Design fpga3, start of the top module:
module fpga3(
    input [3:0] SW,
    input rot_A, input rot_B, input rot_dwn,
    input BTN0, input BTN1, input BTN2,
    input reset, input clk,
    output [7:0] LED,
	 output R, output G, output B,
	 output h_sync, output v_sync
    );
clock: 26.9 ns
lec_check: 0
abc_area: 1
cap_margin: 20
core_aspect_ratio: 0.9
core_margin: 2
core_utilization: 72
cts_cluster_diameter: 249
cts_cluster_size: 100
max_routing_layer: met4
place_density_lb_addon: 0.02
setup_slack_margin: 2.27
slew_margin: 20
run.sh (not shown) runs the stock make flow with config.mk's settings and CLKGATE_MAP_FILE=.
The starting point finished but fails on setup timing.
Next try:
- CORE_ASPECT_RATIO: 0.9 -> default
- CTS_CLUSTER_DIAMETER: 249 -> 233
- CTS_CLUSTER_SIZE: 100 -> default
- MAX_ROUTING_LAYER: met4 -> default
- PLACE_DENSITY_LB_ADDON: 0.02 -> default
- SETUP_SLACK_MARGIN: 2.27 -> default
- clock period: 26.9 -> 34.1 ns (I/O delays scaled with it)
Effect:
- Now the flow finished clean
- utilization went down by 2.7 points
- die area stays flat
- cell count shrinks by a few percent
Next try:
- CORE_UTILIZATION: 72 -> 40
- CTS_CLUSTER_DIAMETER: 233 -> default
- GPL_TIMING_DRIVEN: default -> 0
- clock period: 34.1 -> 50.0 ns (I/O delays scaled with it)
Routed wire length hardly moves; critical path depth came out higher by 1; clock-buffer cell count is unchanged; area after synthesis is unchanged; global-route usage drops by 17 points.
Next try:
- CORE_ASPECT_RATIO: default -> 0.5
- CORE_UTILIZATION: 40 -> 57
- CTS_CLUSTER_DIAMETER: default -> 333
- CTS_CLUSTER_SIZE: default -> 100
- GPL_ROUTABILITY_DRIVEN: default -> 0
- GPL_TIMING_DRIVEN: 0 -> default
- PLACE_DENSITY: default -> 0.86
- TNS_END_PERCENT: default -> 5
Effect:
- The new run finished clean
- routed wire length drops by about 6%
- setup slack is better by 1.0 ns
- cell count fell by 5.7%
- first-iteration DRC count rises by about 50%
- non-clock buffer count came out lower by 7
Next try:
- ABC_AREA: 1 -> default
- CAP_MARGIN: 20 -> 0
- CELL_PAD_IN_SITES_GLOBAL_PLACEMENT: default -> 3
- CORE_ASPECT_RATIO: 0.5 -> default
- CORE_UTILIZATION: 57 -> 21
- CTS_CLUSTER_DIAMETER: 333 -> default
- CTS_CLUSTER_SIZE: 100 -> default
- GPL_ROUTABILITY_DRIVEN: 0 -> default
- PLACE_DENSITY: 0.86 -> default
- PLACE_DENSITY_LB_ADDON: default -> 0.15
- SLEW_MARGIN: 20 -> 15
- TNS_END_PERCENT: 5 -> 35
Final area goes up by 1.3%.
Non-clock buffer count went up by 48.
Setup slack got worse by 2.2 ns.
Wire length rises by 43%.
Clock skew barely changes.
First-iteration DRC count decreases by 58%.
Sequential cell count does not change.
Synthesized area shrinks by 3.7%.
Die area rises to 2.6 times its value.

Setup of maple:
Starting RTL as in the previous note.
==> flow/design.v (excerpt) <==
module fpga3(
    input [3:0] SW,
    input rot_A, input rot_B, input rot_dwn,
    input BTN0, input BTN1, input BTN2,
    input reset, input clk,
    output [7:0] LED,
	 output R, output G, output B,
	 output h_sync, output v_sync
    );
reg[10:0] H_scan,V_scan;
wire H_on , V_on;
wire[10:0] X_pix , Y_pix;
reg RR , GG , BB;
reg[2:0] pattn;
reg[3:0] rot_indx;
reg[19:0] debcnt;
reg scal2;
wire scal1,scal_change;
reg[2:0] pattn_scal;
reg dett_A,dett_B,deb_A,deb_B,deb_AA;
wire[10:0] RAD;
reg[10:0] X_cntr;
wire R210,R220,R230,R240,R250,R212,R214,R216 ;
wire G210,G220,G230,G240,G250,G212,G214,G216;
wire B210,B220,B230,B240,B250,B212,B214,B216;
always@(posedge reset or posedge clk)
	if(reset)
		H_scan<= 11'h000;
	else if(H_scan== 11'd1040)
		H_scan<= 11'h001;
	else
		H_scan<= H_scan+11'h001; 
always@(posedge reset or posedge clk)
	if(reset)
		V_scan<= 11'h000;
	else if(V_scan== 11'd666 && H_scan== 11'd1040 )
		V_scan<= 11'h001;
	else if(H_scan== 11'd1040)
		V_scan<= V_scan+11'h001; 
	else
		V_scan<= V_scan;
assign  H_on= (H_scan>= 11'd0105 && H_scan<= 11'd0904);
assign  V_on= (V_scan>= 11'd0023 && V_scan<= 11'd0622);
assign  h_sync= ~(H_scan>= 11'd0921 && H_scan<= 11'd1040);
  ...
==> flow/config.mk <==
export PLATFORM = sky130hd
export DESIGN_NAME = fpga3
export DESIGN_NICKNAME = fpga3
export VERILOG_FILES = /design/flow/design.v
export SDC_FILE = /design/flow/constraint.sdc
export NUM_CORES = 4
export LEC_CHECK = 0
export CAP_MARGIN = 25
export CELL_PAD_IN_SITES_GLOBAL_PLACEMENT = 3
export CORE_ASPECT_RATIO = 1.35
export CORE_MARGIN = 10
export CORE_UTILIZATION = 24
export CTS_CLUSTER_DIAMETER = 264
export CTS_CLUSTER_SIZE = 32
export GPL_ROUTABILITY_DRIVEN = 1
export GPL_TIMING_DRIVEN = 1
export MAX_ROUTING_LAYER = met4
export MIN_ROUTING_LAYER = met1
export PLACE_DENSITY = 0.61
export SETUP_SLACK_MARGIN = -1.75
export SLEW_MARGIN = 30
export TNS_END_PERCENT = 40
==> flow/constraint.sdc <==
create_clock -name core_clock -period 85.5 [get_ports {clk}]
set_input_delay 17.1000 -clock core_clock [delete_from_list [all_inputs] [get_ports {clk}]]
set_output_delay 17.1000 -clock core_clock [all_outputs]
set_load 0.01 [all_outputs]
maple closes out successfully: all stages finished, all timing, DRC and antenna checks passed.
Here is what was changed in the inputs of nickel compared with maple.
==> flow/config.mk <==
export PLATFORM = sky130hd
export DESIGN_NAME = fpga3
export DESIGN_NICKNAME = fpga3
export VERILOG_FILES = /design/flow/design.v
export SDC_FILE = /design/flow/constraint.sdc
export NUM_CORES = 4
export LEC_CHECK = 0
export ABC_AREA = 1
export CAP_MARGIN = 10
export CELL_PAD_IN_SITES_GLOBAL_PLACEMENT = 3
export CORE_MARGIN = 2
export CORE_UTILIZATION = 21
export GPL_ROUTABILITY_DRIVEN = 0
export MAX_ROUTING_LAYER = met4
export PLACE_DENSITY = 0.76
export SLEW_MARGIN = 15
export TNS_END_PERCENT = 40
==> flow/constraint.sdc <==
create_clock -name core_clock -period 50.0 [get_ports {clk}]
set_input_delay 10.0000 -clock core_clock [delete_from_list [all_inputs] [get_ports {clk}]]
set_output_delay 10.0000 -clock core_clock [all_outputs]
set_load 0.01 [all_outputs]
### Flow results
Taking maple as the reference, in nickel setup slack on the worst flop-to-flop path saw a decrease, cell area now sits higher, wire length now sits lower, detailed placement HPWL moved down.
Inputs modified between nickel and umber:
-- flow/config.mk --
<<< nickel, line 8
export ABC_AREA = 1
export CAP_MARGIN = 10
export CELL_PAD_IN_SITES_GLOBAL_PLACEMENT = 3
>>> umber, line 8
export CAP_MARGIN = 20
<<< nickel, line 12
export CORE_UTILIZATION = 21
>>> umber, line 10
export CORE_UTILIZATION = 40
export CTS_CLUSTER_DIAMETER = 169
export CTS_CLUSTER_SIZE = 100
<<< nickel, line 14
export MAX_ROUTING_LAYER = met4
export PLACE_DENSITY = 0.76
export SLEW_MARGIN = 15
>>> umber, line 14
export SLEW_MARGIN = 20
[summary]
- Summary of umber over nickel: area figure in the yosys stat output fell by 0.0016 mm^2; via count normalized by instance count increased 29%.
For zinc, these inputs were changed with respect to umber:
-- flow/config.mk --
<<< umber, line 8
export CAP_MARGIN = 20
>>> zinc, line 8
export ABC_AREA = 1
export CAP_MARGIN = 5
export CELL_PAD_IN_SITES_GLOBAL_PLACEMENT = 1
export CORE_ASPECT_RATIO = 0.5
<<< umber, line 10
export CORE_UTILIZATION = 40
export CTS_CLUSTER_DIAMETER = 169
export CTS_CLUSTER_SIZE = 100
>>> zinc, line 13
export CORE_UTILIZATION = 45
export CTS_CLUSTER_DIAMETER = 337
export CTS_CLUSTER_SIZE = 98
<<< umber, line 14
>>> zinc, line 17
export PLACE_DENSITY = 0.43
<<< umber, line 15
export TNS_END_PERCENT = 40
>>> zinc, line 19
export TNS_END_PERCENT = 35
Results
Multi-input gate count: zinc > umber
zinc falls short of umber in final wirelength.
Going from umber to zinc, synthesized cell count grows by 20%.
Setup slack after layout came out higher on zinc than on umber.
In zinc the finished layout cell area turned out about 3.5% higher than in umber.
Critical path arrival in zinc is 1.90 ns below umber.
Taking zinc as 1.0, umber lands at 0.74 on die width.
Diff zinc..umber | post-cts hold buffer count | unchanged

fpga3 again, from the RTL that the note above started with.
export LEC_CHECK = 0
export CAP_MARGIN = 20
export CELL_PAD_IN_SITES_GLOBAL_PLACEMENT = 0
export CORE_ASPECT_RATIO = 0.7
export CORE_MARGIN = 3
export CORE_UTILIZATION = 70
export CTS_CLUSTER_SIZE = 32
export GPL_TIMING_DRIVEN = 1
export MAX_ROUTING_LAYER = met4
export PLACE_DENSITY = 0.61
export SETUP_SLACK_MARGIN = -0.9
export SLEW_MARGIN = 20
export TNS_END_PERCENT = 35
create_clock -name core_clock -period 35.4 [get_ports {clk}]
The starting point finished but fails on setup timing.
Edit:
- CELL_PAD_IN_SITES_GLOBAL_PLACEMENT: 0 -> not set
- CORE_ASPECT_RATIO: 0.7 -> not set
- CORE_MARGIN: 3 -> 2
- CORE_UTILIZATION: 70 -> 40
- CTS_CLUSTER_SIZE: 32 -> not set
- GPL_TIMING_DRIVEN: 1 -> not set
- MAX_ROUTING_LAYER: met4 -> not set
- PLACE_DENSITY: 0.61 -> not set
- SETUP_SLACK_MARGIN: -0.9 -> not set
- TNS_END_PERCENT: 35 -> not set
- clock period: 35.4 -> 48.5 ns (I/O delays scaled with it)
Outcome: The new run ran to the end with no violations. Critical path depth goes down by 3. Final cell count grows by a little under a tenth. Non-clock buffer count decreases by 108. Synthesized cell count stays the same. Design area stays flat. Register-to-register slack improved by 6600 ps. Synthesized area stays the same. First-iteration DRC count goes down by well over a third. Count of clock-buffer cells in the layout drops by 1. Clock skew grows by 6.2 ps.
Edit:
- SETUP_SLACK_MARGIN: not set -> 5.0
Result: The new run passed the timing, DRC and antenna checks. Synthesized cell count does not change. Area after synthesis stays the same. Flip-flop count is unchanged.
Edit:
- CORE_UTILIZATION: 40 -> 47
- SETUP_SLACK_MARGIN: 5.0 -> not set
- clock period: 48.5 -> 30.6 ns (I/O delays scaled with it)
=>
- With this change the flow ran to the end with violations: setup timing
- core utilization increases by 8.6 points
- setup slack got worse by 5200 ps
- wire length climbs slightly
Edit:
- ABC_AREA: not set -> 1
- CORE_UTILIZATION: 47 -> 72
- PLACE_DENSITY_LB_ADDON: not set -> 0.08
- clock period: 30.6 -> 26.9 ns (I/O delays scaled with it)
The changed run finished but failed the layout checks on setup timing.
Hold slack is about the same.
Count of clock-buffer cells in the layout is unchanged.
Sequential share of layout area barely changes.
Final area came out higher by 3.2%.
Worst setup slack degrades by 360 ps.

fpga3 again, from the RTL that the note above started with.
Settings: LEC_CHECK=0, ABC_AREA=0, CAP_MARGIN=30, CELL_PAD_IN_SITES_GLOBAL_PLACEMENT=0, CORE_MARGIN=2, CORE_UTILIZATION=26, PLACE_DENSITY_LB_ADDON=0.07, SETUP_SLACK_MARGIN=4.94, SLEW_MARGIN=20, TNS_END_PERCENT=45; clock period 49.8 ns.
The starting point passed the timing, DRC and antenna checks.
Rerun with:
Settings changed: ABC_AREA 0 to unset, CAP_MARGIN 30 to 20, CELL_PAD_IN_SITES_GLOBAL_PLACEMENT 0 to unset, CORE_UTILIZATION 26 to 56, CTS_CLUSTER_DIAMETER set to 332, CTS_CLUSTER_SIZE set to 98, PLACE_DENSITY_LB_ADDON 0.07 to unset, SETUP_SLACK_MARGIN 4.94 to unset, TNS_END_PERCENT 45 to unset.
Clock period 49.8 ns to 30.6 ns, I/O delays scaled along.
After rerunning: The changed run finished but failed the layout checks on negative setup slack. Cell area shrinks by 1.1%. Clock-buffer cell count shrinks by 1. Hold slack improves by 0.0089 ns.
Rerun with:
Settings changed: ABC_AREA set to 1, CORE_UTILIZATION 56 to 72, CTS_CLUSTER_DIAMETER 332 to unset, CTS_CLUSTER_SIZE 98 to unset.
Clock period 30.6 ns to 61.7 ns, I/O delays scaled along.
After rerunning:
- The changed run finished clean
- global-route usage increases by 8.3 points
- setup slack improves by 8.1 ns
- core utilization increases by 14 points
Rerun with:
Settings changed: ABC_AREA 1 to unset, CORE_UTILIZATION 72 to 40.
Clock period 61.7 ns to 50.0 ns, I/O delays scaled along.
What happened: Hold slack gets better by 0.0055 ns. Cell count drops by 6.6%. Routed wire length drops by 3.1%. Via count drops by 12%. Setup slack gets worse by 5.3 ns. Clock skew climbs by 0.0087 ns. Sequential share of layout area hardly moves.

## job 6724
Starting RTL as in the previous note.
Design fpga3, start of the top module:
module fpga3(
    input [3:0] SW,
    input rot_A, input rot_B, input rot_dwn,
    input BTN0, input BTN1, input BTN2,
    input reset, input clk,
    output [7:0] LED,
	 output R, output G, output B,
	 output h_sync, output v_sync
    );
reg[10:0] H_scan,V_scan;
wire H_on , V_on;
wire[10:0] X_pix , Y_pix;
reg RR , GG , BB;
reg[2:0] pattn;
reg[3:0] rot_indx;
reg[19:0] debcnt;
reg scal2;
wire scal1,scal_change;
reg[2:0] pattn_scal;
reg dett_A,dett_B,deb_A,deb_B,deb_AA;
wire[10:0] RAD;
reg[10:0] X_cntr;
wire R210,R220,R230,R240,R250,R212,R214,R216 ;
wire G210,G220,G230,G240,G250,G212,G214,G216;
wire B210,B220,B230,B240,B250,B212,B214,B216;
always@(posedge reset or posedge clk)
	if(reset)
		H_scan<= 11'h000;
	else if(H_scan== 11'd1040)
		H_scan<= 11'h001;
	else
		H_scan<= H_scan+11'h001; 
always@(posedge reset or posedge clk)
	if(reset)
		V_scan<= 11'h000;
	else if(V_scan== 11'd666 && H_scan== 11'd1040 )
		V_scan<= 11'h001;
	else if(H_scan== 11'd1040)
		V_scan<= V_scan+11'h001; 
	else
		V_scan<= V_scan;
assign  H_on= (H_scan>= 11'd0105 && H_scan<= 11'd0904);
assign  V_on= (V_scan>= 11'd0023 && V_scan<= 11'd0622);
assign  h_sync= ~(H_scan>= 11'd0921 && H_scan<= 11'd1040);
assign  v_sync= ~(V_scan>= 11'd0659 && V_scan<= 11'd0666);
assign  X_pix= (H_scan>=11'd0105 && H_scan<=11'd0904)? H_scan - 11'd0105 : 11'd0000;
  ...
export LEC_CHECK = 0
export CAP_MARGIN = 20
export CORE_MARGIN = 2
export CORE_UTILIZATION = 72
export CTS_CLUSTER_DIAMETER = 356
export CTS_CLUSTER_SIZE = 71
export HOLD_SLACK_MARGIN = 0.27
export PLACE_DENSITY_LB_ADDON = 0.01
export SETUP_SLACK_MARGIN = 3.5
export SLEW_MARGIN = 20
create_clock -name core_clock -period 12.6 [get_ports {clk}]
| job 6724 | all stages done | FAIL | negative setup slack |
What job 7832 does differently from job 6724 at the input level:
- clearing PLACE_DENSITY_LB_ADDON, which used to be 0.01
- clearing SETUP_SLACK_MARGIN, which used to be 3.5
- clearing CTS_CLUSTER_SIZE, which used to be 71
- clearing CTS_CLUSTER_DIAMETER, which used to be 356
- swapping 72 for 48 in CORE_UTILIZATION
- clearing HOLD_SLACK_MARGIN, which used to be 0.27
- swapping 12.6 for 48.5 in the clock period (ns, I/O delays scaled along)
--- outcome ---
Job 7832 did not stop at any stage, and its layout met the timing, DRC and antenna checks.
Reported for job 6724 and job 7832, number of cells on the worst reg-to-reg path turned out identical to the last digit.
Changes observed in job 7832 relative to job 6724: sequential share of layout area picked up an extra 0.32 points.
Modified inputs, job 1351 compared to job 7832
- setting PLACE_DENSITY_LB_ADDON to 0.01 for the first time
- setting SETUP_SLACK_MARGIN to 3.65 for the first time
- setting CTS_CLUSTER_SIZE to 50 for the first time
- changing CORE_UTILIZATION from 48 to 72
- changing the clock period (ns, I/O delays scaled along) from 48.5 to 12.4
Findings:
- Clock skew: job 1351 vs job 7832, no meaningful difference
- Nothing crashed in job 1351 and all stages finished; the problem is that the final layout failed, the offending checks being negative setup slack.
- In job 1351, the wire length came out 14 mm above the value in job 7832.
- Cmp job 1351 vs job 7832: post-route worst setup slack lower in job 1351
- Job 1351 vs job 7832: total via count in the routed design up in job 1351
For job 8603, these inputs were changed with respect to job 1351:
- CTS_CLUSTER_DIAMETER: unset -> 356
- CTS_CLUSTER_SIZE: 50 -> 71
- HOLD_SLACK_MARGIN: unset -> -0.05
- the clock period (ns, I/O delays scaled along): 12.4 -> 12.6
==> results <==
In job 8603 the implementation completed, yet the final layout does not meet the checks, the culprit being negative setup slack.
[job 8603] wire length fell about 2.2% relative to job 1351
[job 8603] critical path data arrival time fell 0.22 ns relative to job 1351
The met1 track utilization from global routing on job 1351 is in line with that on job 8603.
The following lists how job 7634 was set up differently from job 8603:
- a deleted CTS_CLUSTER_DIAMETER that had been 356
- a change of HOLD_SLACK_MARGIN from -0.05 to 0.29
- an added CORE_ASPECT_RATIO of 1.73
- an added ABC_AREA of 0
- a change of CTS_CLUSTER_SIZE from 71 to 72
- a change of the clock period (ns, I/O delays scaled along) from 12.6 to 12.4
[summary]
Any difference in count of flip-flops with a built-in enable after synthesis between job 8603 and job 7634 is small enough to ignore. For clock-pin slew on the worst setup and hold paths, job 8603 and job 7634 come out practically identical. Between job 8603 and job 7634, the register-to-register slack is lower for job 7634. Post-cts repair resize count went down by more than 10% going from job 8603 to job 7634. Summary — post-CTS setup repair buffer count, job 7634 relative to job 8603: higher, by 9. Looking at die span in y across job 8603 and job 7634, the one that comes out higher is job 7634. The relative slew slack of job 7634 is lower than that of job 8603. Of job 8603 and job 7634, not a single run came through the flow clean. Job 8603 finished every stage; the final checks, however, were not passed, the failures being negative setup slack. In job 7634 the implementation completed, yet the final layout does not meet the checks, the culprit being negative setup slack. Area: job 7634 vs job 8603 -> job 7634 larger.
